==> flow/design.v <==
module values (
    input logic       clk,
    input logic       rst_n,       
    input logic       newframe,   
    input logic [5:0] pixel,       
    input logic [63:0] seed,       
    output logic [7:0] read_data,
    output logic [63:0] debug_grid  
);
    logic [63:0] current_state;
    logic [63:0] next_state;
    logic [31:0] frame_counter;    
    logic update_frame;            
    always_ff @(posedge clk) begin
        if (!rst_n) begin
            current_state <= seed;   
        end else if (newframe) begin
            current_state <= next_state;
        end
    end
    assign debug_grid = current_state;
always_comb begin 
    integer x_offset, y_offset;
    logic [5:0] neighbor_count[64];
    next_state = 64'b0;
    if (newframe) begin
        int neighbor_counter;
        logic [2:0] row;
        logic [2:0] col;
        logic is_alive;
        logic becomes_alive;
        for (int i = 0; i < 64; i++) begin
            neighbor_counter = 0;
            row = i / 8;  
            col = i % 8;   
            for (x_offset = -1; x_offset <= 1; x_offset = x_offset + 1) begin
                for (y_offset = -1; y_offset <= 1; y_offset = y_offset + 1) begin
                    if (!(x_offset == 0 && y_offset == 0)) begin
                        logic [5:0] neighbor_index;
                        logic [2:0] new_row, new_col;
                        if ((row + x_offset >= 0) && (row + x_offset < 8) &&
                            (col + y_offset >= 0) && (col + y_offset < 8)) begin
                            new_row = row + x_offset;
                            new_col = col + y_offset;
                            neighbor_index = new_row * 8 + new_col;
                            if (current_state[neighbor_index]) begin
                                neighbor_counter = neighbor_counter + 1;
                            end
                        end
                        else begin
                            neighbor_index =0;
                            new_row = 0;
                            new_col = 0;
                        end
                    end
                end
            end
            is_alive = current_state[i];
            becomes_alive = (is_alive && (neighbor_counter == 2 || neighbor_counter == 3)) ||
                (!is_alive && (neighbor_counter == 3));
            next_state[i] = becomes_alive;
        end
    end
    else begin
        next_state = current_state;  
        x_offset = 0;
        y_offset = 0;
    end
end
always_comb begin
    if (current_state[pixel]) begin
        read_data = 8'hFF;  
    end else begin
        read_data = 8'h00;  
    end
end
endmodule
module ws2812b(
    input logic clk, 
    input logic rst_n,
    input logic serial_in, 
    input logic transmit, 
    output logic ws2812b_out, 
    output logic shift
);
    localparam IDLE = 1'b0;  
    localparam TRANSMITTING = 1'b1;
    localparam T0_CYCLE_COUNT = 4'd5;
    localparam T1_CYCLE_COUNT = 4'd10;
    localparam MAX_CYCLE_COUNT = 4'd15;
    logic state;
    logic [3:0] cycle_count;
    logic bit_being_sent;
    always_ff @(posedge clk) begin
        if (!rst_n) begin
            state <= IDLE;
            cycle_count <= 4'd0;
            bit_being_sent <= 1'b0;
        end else
        unique case (state)
            IDLE:
                if (transmit == 1'b1) begin
                    state <= TRANSMITTING;  
                    cycle_count <= 4'd0;  
                    bit_being_sent <= serial_in;
                end
            TRANSMITTING:  
                if (transmit == 1'b0) begin
                    state <= IDLE;  
                end
                else if (cycle_count == MAX_CYCLE_COUNT - 1) begin  
                    cycle_count <= 4'd0;
                    bit_being_sent <= serial_in;
                end
                else begin
                    cycle_count <= cycle_count + 1;
                end
        endcase
    end
    always_comb begin
        if (state == TRANSMITTING)
            if (bit_being_sent == 1'b0)  
                ws2812b_out = (cycle_count < T0_CYCLE_COUNT);  
            else
                ws2812b_out = (cycle_count < T1_CYCLE_COUNT);  
        else
            ws2812b_out = 1'b0;  
    end
    assign shift = (state == TRANSMITTING) && (cycle_count == 4'd0);  
endmodule
module controller (
    input logic clk, 
    input logic rst_n,
    output logic load_sreg, 
    output logic transmit_pixel, 
    output logic [5:0] pixel, 
    output logic newframe
);
    localparam TRANSMIT_FRAME       = 1'b0;
    localparam IDLE                 = 1'b1;
    localparam [2:0] READ_CH_VALS   = 3'b001;
    localparam [2:0] LOAD_SREG      = 3'b010;
    localparam [2:0] TRANSMIT_PIXEL = 3'b100;
    localparam [8:0] TRANSMIT_CYCLES    = 9'd360;        
    localparam [19:0] IDLE_CYCLES       = 20'd3600;      
    logic state;
    logic next_state;
    logic [2:0] transmit_phase;
    logic [2:0] next_transmit_phase;
    logic [5:0] pixel_counter;
    logic [5:0] frame_counter;  
    logic [8:0] transmit_counter;
    logic [19:0] idle_counter;
    logic transmit_pixel_done;
    logic idle_done;
    assign transmit_pixel_done = (transmit_counter == TRANSMIT_CYCLES - 1);
    assign idle_done = (idle_counter == IDLE_CYCLES - 1);
    always_ff @(posedge clk) begin
        if (!rst_n) begin
            state <= TRANSMIT_FRAME;
            transmit_phase <= READ_CH_VALS;
        end else begin
            state <= next_state;
            transmit_phase <= next_transmit_phase;
        end
    end
    always_comb begin
        next_state = 1'bx;
        unique case (state)
            TRANSMIT_FRAME:
                if ((pixel_counter == 6'd0) && (transmit_pixel_done))
                    next_state = IDLE;
                else
                    next_state = TRANSMIT_FRAME;
            IDLE:
                if (idle_done)
                    next_state = TRANSMIT_FRAME;
                else
                    next_state = IDLE;
        endcase
    end
    always_comb begin
        next_transmit_phase = READ_CH_VALS;
        if (state == TRANSMIT_FRAME) begin
            case (transmit_phase)
                READ_CH_VALS:
                    next_transmit_phase = LOAD_SREG;
                LOAD_SREG:
                    next_transmit_phase = TRANSMIT_PIXEL;
                TRANSMIT_PIXEL:
                    next_transmit_phase = transmit_pixel_done ? READ_CH_VALS : TRANSMIT_PIXEL;
            endcase
        end
    end
    always_ff @(posedge clk) begin
        if (!rst_n) begin
            pixel_counter <= 6'd63;
        end else if ((state == TRANSMIT_FRAME) && transmit_pixel_done) begin
            pixel_counter <= pixel_counter - 1;
        end
    end
    always_ff @(posedge clk) begin
        if (!rst_n) begin
            newframe <= 1'b0;
            frame_counter <= 6'd0;
        end else if (idle_done) begin
            if (frame_counter == 6'd1) begin
                newframe <= 1'b1;
                frame_counter <= 6'd0;
            end else begin
                newframe <= 1'b0;
                frame_counter <= frame_counter + 6'd1;
            end
        end else begin
            newframe <= 1'b0;
        end
    end
    always_ff @(posedge clk) begin
        if (!rst_n) begin
            transmit_counter <= 9'd0;
        end else if (transmit_phase == TRANSMIT_PIXEL) begin
            transmit_counter <= transmit_counter + 1;
        end
        else begin
            transmit_counter <= 9'd0;
        end
    end
    always_ff @(posedge clk) begin
        if (!rst_n) begin
            idle_counter <= 20'd0;
        end else if (state == IDLE) begin
            idle_counter <= idle_counter + 1;
        end
        else begin
            idle_counter <= 20'd0;
        end
    end
    assign pixel = pixel_counter;
    assign load_sreg = (transmit_phase == LOAD_SREG);
    assign transmit_pixel = (transmit_phase == TRANSMIT_PIXEL);
endmodule
module top(
    input logic     clk, 
    input logic     SW, 
    input logic     BOOT, 
    input logic [63:0] seed,
    output logic    _48b, 
    output logic    _45a
);
    logic [7:0] read_data;
    logic [5:0] pixel;
    logic newframe; 
    logic [23:0] shift_reg;  
    logic load_sreg;
    logic transmit_pixel;
    logic shift; 
    logic ws2812b_out;
    logic [63:0] pixel_control;
    logic [63:0] next_pixel_control;  
    logic [5:0] pixel_index;  
    logic [1:0] flipper;  
    values u1 (
        .clk         (clk), 
        .rst_n       (SW),  
        .newframe    (newframe), 
        .pixel        (pixel),
        .seed        (seed),
        .read_data     (read_data),
        .debug_grid  ()
    );
    ws2812b u4 (  
        .clk            (clk), 
        .rst_n          (SW),
        .serial_in      (shift_reg[23]),  
        .transmit       (transmit_pixel),  
        .ws2812b_out    (ws2812b_out), 
        .shift          (shift)
    );
    controller u5 (
        .clk            (clk), 
        .rst_n          (SW),
        .load_sreg      (load_sreg), 
        .transmit_pixel (transmit_pixel), 
        .pixel          (pixel),  
        .newframe          (newframe)  
    );
    always_ff @(posedge clk) begin
        if (!SW) begin
            flipper = 2'b00;
            shift_reg <= 24'd0;
        end else begin
        if(newframe) begin
            flipper = flipper + 1;
            if (flipper == 2'b11) begin
                flipper = 2'b00;
            end
        end
        if (load_sreg) begin  
            unique case (flipper)
                2'b00:
                    shift_reg <= { read_data, 16'd0 };
                2'b01:
                    shift_reg <= { 8'd0, read_data, 8'd0 };
                2'b10:
                    shift_reg <= { 16'd0, read_data };
                2'b11:  
                    shift_reg <= { 16'd0, read_data };
            endcase
        end
        else if (shift) begin
            shift_reg <= { shift_reg[22:0], 1'b0 }; 
        end
        end
    end
    assign _48b = ws2812b_out;  
    assign _45a = ~ws2812b_out;  
endmodule
clock: 8.88 ns
lec_check: 0
cap_margin: 25
cell_pad_in_sites_detail_placement: 1
cell_pad_in_sites_global_placement: 1
core_aspect_ratio: 1.15
core_margin: 3
core_utilization: 40
cts_cluster_size: 47
gpl_routability_driven: 0
gpl_timing_driven: 0
hold_slack_margin: 0.07
place_density_lb_addon: 0.01
slew_margin: 40
run.sh (not shown) runs the stock make flow with config.mk's settings and CLKGATE_MAP_FILE=.
Rerun with:
==> flow/config.mk (replaced) <==
export PLATFORM = sky130hd
export DESIGN_NAME = top
export DESIGN_NICKNAME = top
export VERILOG_FILES = /design/flow/design.v
export SDC_FILE = /design/flow/constraint.sdc
export NUM_CORES = 4
export LEC_CHECK = 0
export CAP_MARGIN = 20
export CORE_MARGIN = 2
export CORE_UTILIZATION = 51
export SLEW_MARGIN = 20
==> flow/constraint.sdc (replaced) <==
create_clock -name core_clock -period 5.96 [get_ports {clk}]
set_input_delay 1.1920 -clock core_clock [delete_from_list [all_inputs] [get_ports {clk}]]
set_output_delay 1.1920 -clock core_clock [all_outputs]
set_load 0.01 [all_outputs]
=> The new run completed without violations; worst setup slack got worse by 2.3 ns; critical path depth fell by 2; area after synthesis stays the same; sequential share of layout area rose by 0.36 points; cell area fell by a few percent; routed wire length fell by a quarter to a third; first-iteration DRC count rose by a quarter to a third; utilization rose by 10 points.
Rerun with:
--- a/flow/config.mk
+++ b/flow/config.mk
@@ -10 +10,5 @@
-export CORE_UTILIZATION = 51
+export CORE_UTILIZATION = 72
+export CTS_CLUSTER_DIAMETER = 283
+export CTS_CLUSTER_SIZE = 37
+export PLACE_DENSITY_LB_ADDON = 0.07
+export SETUP_SLACK_MARGIN = 1.24
==> flow/constraint.sdc (replaced) <==
create_clock -name core_clock -period 4.96 [get_ports {clk}]
set_input_delay 0.9920 -clock core_clock [delete_from_list [all_inputs] [get_ports {clk}]]
set_output_delay 0.9920 -clock core_clock [all_outputs]
set_load 0.01 [all_outputs]
With this change the flow ended with an error in 5_1_grt; synthesized area stays the same; die area fell by a quarter to a third; synthesized cell count is unchanged.
Rerun with:
--- a/flow/config.mk
+++ b/flow/config.mk
@@ -11,4 +11,2 @@
-export CTS_CLUSTER_DIAMETER = 283
-export CTS_CLUSTER_SIZE = 37
-export PLACE_DENSITY_LB_ADDON = 0.07
-export SETUP_SLACK_MARGIN = 1.24
+export PLACE_DENSITY = 0.65
+export SETUP_SLACK_MARGIN = -0.29
@@ -15,0 +14 @@
+export TNS_END_PERCENT = 5
==> flow/constraint.sdc (replaced) <==
create_clock -name core_clock -period 4.25 [get_ports {clk}]
set_input_delay 0.8500 -clock core_clock [delete_from_list [all_inputs] [get_ports {clk}]]
set_output_delay 0.8500 -clock core_clock [all_outputs]
set_load 0.01 [all_outputs]
Now the flow finished but fails on negative setup slack.
Area after synthesis does not change.
Synthesized cell count is unchanged.
Die area does not change.
